== try-harbor ==
## pcie_pio_ctrl
module pcie_pio_ctrl (
  input          clk,
  input          reset,
  input          tvalid,
  input  [63:0]  tdata,
  output         tready,
  input  [7:0]   tstrb,
  input  [21:0]  tuser,
  input          tlast,
  output [7:0]   cfg_addr,
  output [31:0]  cfg_wr_data,
  output         cfg_rd_cmd,
  output         cfg_wr_cmd,
  input  [31:0]  cfg_rd_data,
  input          cfg_valid,
  output         fifo0_wr_cmd,
  output [131:0] fifo0_wr_data,
  input          fifo0_empty_flag,
  input          fifo0_full_flag,
  input          fifo0_prog_full_flag,
  input          fifo1_full_flag,
  input          fifo1_empty_flag,
  output         fifo1_rd_cmd,
  input  [131:0] fifo1_rd_data,
  input  [7:0]   cfg_bus_number,
  input  [4:0]   cfg_device_number,
  input  [2:0]   cfg_function_number,
  input          lnk_up,
  input          cfg_to_turnoff,
  output         cfg_to_turnoff_ok,
  output         tx_tvalid,
  output [63:0]  tx_tdata,
  input          tx_tready,
  output [7:0]   tx_tstrb,
  output         tx_tlast
);
  wire [7:0]  a4lm_addr;
  wire [31:0] a4lm_wr_data;
  wire        a4lm_wr_cmd, a4lm_rd_cmd;
  wire        req_compl, tlp_enc_ready;
  wire [2:0]  compl_code;
  wire [2:0]  tenc_tc;
  wire [1:0]  tenc_attr;
  wire [9:0]  tenc_len;
  wire [15:0] tenc_rid;
  wire [7:0]  tenc_tag;
  wire [7:0]  tenc_be;
  wire [12:0] tenc_addr;
  wire [31:0] a4lm_data;
  wire        a4lm_valid;
  wire [1:0]  a4lm_err_code;
  wire        awvalid, awready, wrvalid, wrready, bready, bvalid;
  wire        arvalid, arready, rready, rvalid;
  wire [1:0]  awprot, arprot, bresp;
  wire [7:0]  awaddr, araddr;
  wire [3:0]  wrstrb;
  wire [31:0] wrdata, rdata;
  wire [2:0]  rresp;
  wire        rfwrcmd, rfrdcmd, rf_data_valid, slave_need_rf;
  wire [4:0]  rfrdaddr, rfwraddr;
  wire [31:0] rfwrdata, rfrddata;
  axi_tlp_decoder #(.AXIDATAWIDTH(8)) u_dec (
    .clk(clk), .reset(reset),
    .tvalid(tvalid), .tdata(tdata), .tready(tready), .tstrb(tstrb),
    .tuser(tuser), .tlast(tlast),
    .a4lm_addr(a4lm_addr), .a4lm_wr_data(a4lm_wr_data),
    .a4lm_wr_cmd(a4lm_wr_cmd), .a4lm_rd_cmd(a4lm_rd_cmd),
  ...
clock: 7.44 ns
lec_check: 0
abc_area: 0
cap_margin: 25
cell_pad_in_sites_detail_placement: 0
core_aspect_ratio: 1.67
core_margin: 2
core_utilization: 72
gpl_timing_driven: 1
hold_slack_margin: -0.1
place_density_lb_addon: 0.01
setup_slack_margin: 2.21
slew_margin: 20
tns_end_percent: 90
run.sh (not shown) runs the stock make flow with config.mk's settings and CLKGATE_MAP_FILE=.
For try-delta, these inputs were changed with respect to try-harbor:
Settings: PLACE_DENSITY_LB_ADDON: 0.01 -> unset; CORE_ASPECT_RATIO: 1.67 -> 0.68; SETUP_SLACK_MARGIN: 2.21 -> 0.69; PLACE_DENSITY: unset -> 0.35; CTS_CLUSTER_DIAMETER: unset -> 66; HOLD_SLACK_MARGIN: -0.1 -> unset; CAP_MARGIN: 25 -> 20; the clock period (ns, I/O delays scaled along): 7.44 -> 2.87.
==> comparison <==
Lower final core utilization among try-delta and try-harbor: try-harbor
try-delta vs try-harbor, power went up by about 170%.
Going from try-harbor to try-delta, post-CTS setup repair buffer count grows by 37.
try-delta leaves less setup margin than try-harbor.
Relative to try-delta, the following input files were edited for try-amber:
Settings: a deleted GPL_TIMING_DRIVEN that had been 1; a deleted CELL_PAD_IN_SITES_DETAIL_PLACEMENT that had been 0; a deleted CTS_CLUSTER_DIAMETER that had been 66; a deleted ABC_AREA that had been 0; a deleted PLACE_DENSITY that had been 0.35; a deleted TNS_END_PERCENT that had been 90; a change of CORE_UTILIZATION from 72 to 58; a deleted SETUP_SLACK_MARGIN that had been 0.69; a deleted CORE_ASPECT_RATIO that had been 0.68; a change of the clock period (ns, I/O delays scaled along) from 2.87 to 2.95.
Findings:
In try-amber the tally of clock buffers in the finished layout turned out 16 higher than in try-delta.
Taking try-delta as the reference point, the area of all placed cells without fillers of try-amber falls by 2400 um2.
try-amber: met3 track utilization from global routing 13 points below try-delta
From try-delta to try-amber the numbers moved as follows: placed cell area did not really move, max-slew headroom at the worst pin went up, utilization went down.
Relative to try-delta, met1 global-route usage decreased by 19 points in try-amber.
The count of unique library cells instantiated by Yosys of try-amber and that of try-delta are within noise of each other.
Relative to try-delta, try-amber improves total number of vias.
The inputs of try-zinc differ from those of try-amber as listed below.
Settings: CORE_UTILIZATION now 59, was 58; the clock period (ns, I/O delays scaled along) now 4.52, was 2.95.
==> comparison <==
- In terms of delay of the slowest cell on the worst path, try-amber and try-zinc differ only marginally.
- Of the two candidates, try-amber has the worse setup slack at placement and try-zinc the better one.
- Of try-amber and try-zinc, the run reporting the higher detailed route wirelength on metal2 was try-amber.
- The via count of try-zinc is lower than that of try-amber.
- Summary — number of buffers other than clock buffers in the final layout, try-zinc relative to try-amber: lower, by 13%.
- The run showing the greater global router's overall resource usage is try-amber.
- try-zinc | status: complete | timing, DRC, antenna: pass
Edits applied to the flow inputs when going from try-zinc to try-maple:
Settings: CORE_UTILIZATION changed from 59 to 19; the clock period (ns, I/O delays scaled along) changed from 4.52 to 13.2.
[summary]
Re fraction of registers with async set or reset after synthesis: no difference whatsoever between try-zinc and try-maple.
In the metrics for try-maple and try-zinc, the one carrying the higher initial antenna violation count is try-maple.
Looking only at combinational power, and setting everything else aside, the higher value of try-maple and try-zinc goes to try-zinc.
Worst max-slew margin expressed relative to the limit: lower on try-maple
Looking at last element of the critical path, the u_enc.buffer[43] result is from try-zinc; the u_rf.array_reg[6][11] one comes from try-maple.
--- input diff try-maple..try-garnet ---
Settings: the clock period (ns, I/O delays scaled along) changed from 13.2 to 13.8.
Cell count across try-maple and try-garnet: no real change. Diff try-maple -> try-garnet: reg-to-reg setup timing slack shows an increase of 0.42 ns, layout overhead on the synthesized area increased 0.42 points, design area now larger. The hold slack reported for try-garnet is greater than that of try-maple by 0.0077 ns. try-maple → try-garnet: wire length rose by 730 um, period utilization fell by 1.7 points, global-route wire length before repair stayed essentially flat. Summary of try-garnet over try-maple: pin count of the biggest net entering global routing dropped 36, clock buffer instance count of the final layout dropped about 3.6%. The final RePlAce weighted congestion of try-garnet and that of try-maple are within noise of each other.

========
pcie_pio_ctrl again, from the RTL that the note above started with.
clock: 10.0 ns
lec_check: 0
abc_area: 1
cap_margin: 30
core_aspect_ratio: 0.56
core_margin: 2
core_utilization: 40
gpl_routability_driven: 1
gpl_timing_driven: 0
hold_slack_margin: 0.04
max_routing_layer: met4
min_routing_layer: met2
place_density_lb_addon: 0.23
slew_margin: 20
The starting point did not get past 5_1_grt, error GRT-0116.
Change:
==> flow/config.mk (replaced) <==
export PLATFORM = sky130hd
export DESIGN_NAME = pcie_pio_ctrl
export DESIGN_NICKNAME = pcie_pio_ctrl
export VERILOG_FILES = /design/flow/design.v
export SDC_FILE = /design/flow/constraint.sdc
export NUM_CORES = 4
export LEC_CHECK = 0
export ABC_AREA = 1
export CAP_MARGIN = 20
export CORE_MARGIN = 2
export CORE_UTILIZATION = 68
export SLEW_MARGIN = 20
==> flow/constraint.sdc (replaced) <==
create_clock -name core_clock -period 13.8 [get_ports {clk}]
set_input_delay 2.7600 -clock core_clock [delete_from_list [all_inputs] [get_ports {clk}]]
set_output_delay 2.7600 -clock core_clock [all_outputs]
set_load 0.01 [all_outputs]
The changed run finished clean.
Synthesized cell count is unchanged.
Die size fell by 41%.
Area after synthesis stays the same.
Change:
--- a/flow/config.mk
+++ b/flow/config.mk
@@ -6,7 +6,7 @@
 export NUM_CORES = 4
 export LEC_CHECK = 0
-export ABC_AREA = 1
 export CAP_MARGIN = 20
 export CORE_MARGIN = 2
-export CORE_UTILIZATION = 68
+export CORE_UTILIZATION = 66
+export SETUP_SLACK_MARGIN = 0.72
 export SLEW_MARGIN = 20
==> flow/constraint.sdc (replaced) <==
create_clock -name core_clock -period 2.81 [get_ports {clk}]
set_input_delay 0.5620 -clock core_clock [delete_from_list [all_inputs] [get_ports {clk}]]
set_output_delay 0.5620 -clock core_clock [all_outputs]
set_load 0.01 [all_outputs]
Result: The changed run completed with no timing, DRC or antenna violations. Cell area climbs by 8.8%. Worst setup slack degrades by 8.0 ns. Wire length climbs by 29%.
Change:
--- a/flow/config.mk
+++ b/flow/config.mk
@@ -8,5 +8,8 @@
 export CAP_MARGIN = 20
 export CORE_MARGIN = 2
-export CORE_UTILIZATION = 66
-export SETUP_SLACK_MARGIN = 0.72
+export CORE_UTILIZATION = 70
+export CTS_CLUSTER_SIZE = 23
+export HOLD_SLACK_MARGIN = -0.1
+export SETUP_SLACK_MARGIN = 0.5
 export SLEW_MARGIN = 20
+export TNS_END_PERCENT = 5
What happened:
- The new run produced a clean layout
- critical path depth is unchanged
- routed wire length drops by 24%
- setup slack gains 0.30 ns
- sequential cell count does not change
- non-clock buffer count drops by 230
- clock power drops by about 3%
- power drops by 2.2%

========
pcie_pio_ctrl again, from the RTL that the note above started with.
clock: 8.77 ns
lec_check: 0
abc_area: 0
cap_margin: 20
cell_pad_in_sites_detail_placement: 2
core_aspect_ratio: 1.67
core_margin: 9
core_utilization: 36
gpl_timing_driven: 0
place_density_lb_addon: 0.02
slew_margin: 20
tns_end_percent: 90
The first run finished with timing, DRC and antenna clean.
Next try:
Settings changed: ABC_AREA 0 to unset, CELL_PAD_IN_SITES_DETAIL_PLACEMENT 2 to unset, CORE_ASPECT_RATIO 1.67 to unset, CORE_MARGIN 9 to 2, CORE_UTILIZATION 36 to 46, GPL_TIMING_DRIVEN 0 to unset, PLACE_DENSITY_LB_ADDON 0.02 to unset, TNS_END_PERCENT 90 to unset.
Clock period 8.77 ns to 5.05 ns, I/O delays scaled along.
Area after synthesis stays the same.
Global-route usage drops by 0.43 points.
Total power climbs by 72%.
First-iteration DRC count climbs by 37%.
Hold slack gets worse by 8.5 ps.
Utilization climbs by 11 points.
Routed wire length drops by 29%.
Cell count drops by 9.4%.
Sequential power climbs by 74%.
Via count drops by 7.7%.
Clock skew drops by 23 ps.
Next try:
Settings changed: CORE_UTILIZATION 46 to 66, SETUP_SLACK_MARGIN set to 0.36.
Clock period 5.05 ns to 2.81 ns, I/O delays scaled along.
Result:
- global-route usage went up by 11 points
- combinational power increases by 90%
- design area went up by 0.99%
Next try:
Settings changed: CORE_UTILIZATION 66 to 72, CTS_CLUSTER_SIZE set to 14, PLACE_DENSITY set to 0.95.
Effect: Now the flow did not get past 5_1_grt; synthesized cell count is unchanged; die size is lower by a little under a tenth; area after synthesis is unchanged.
Power is estimated from default activity; no workload was simulated.
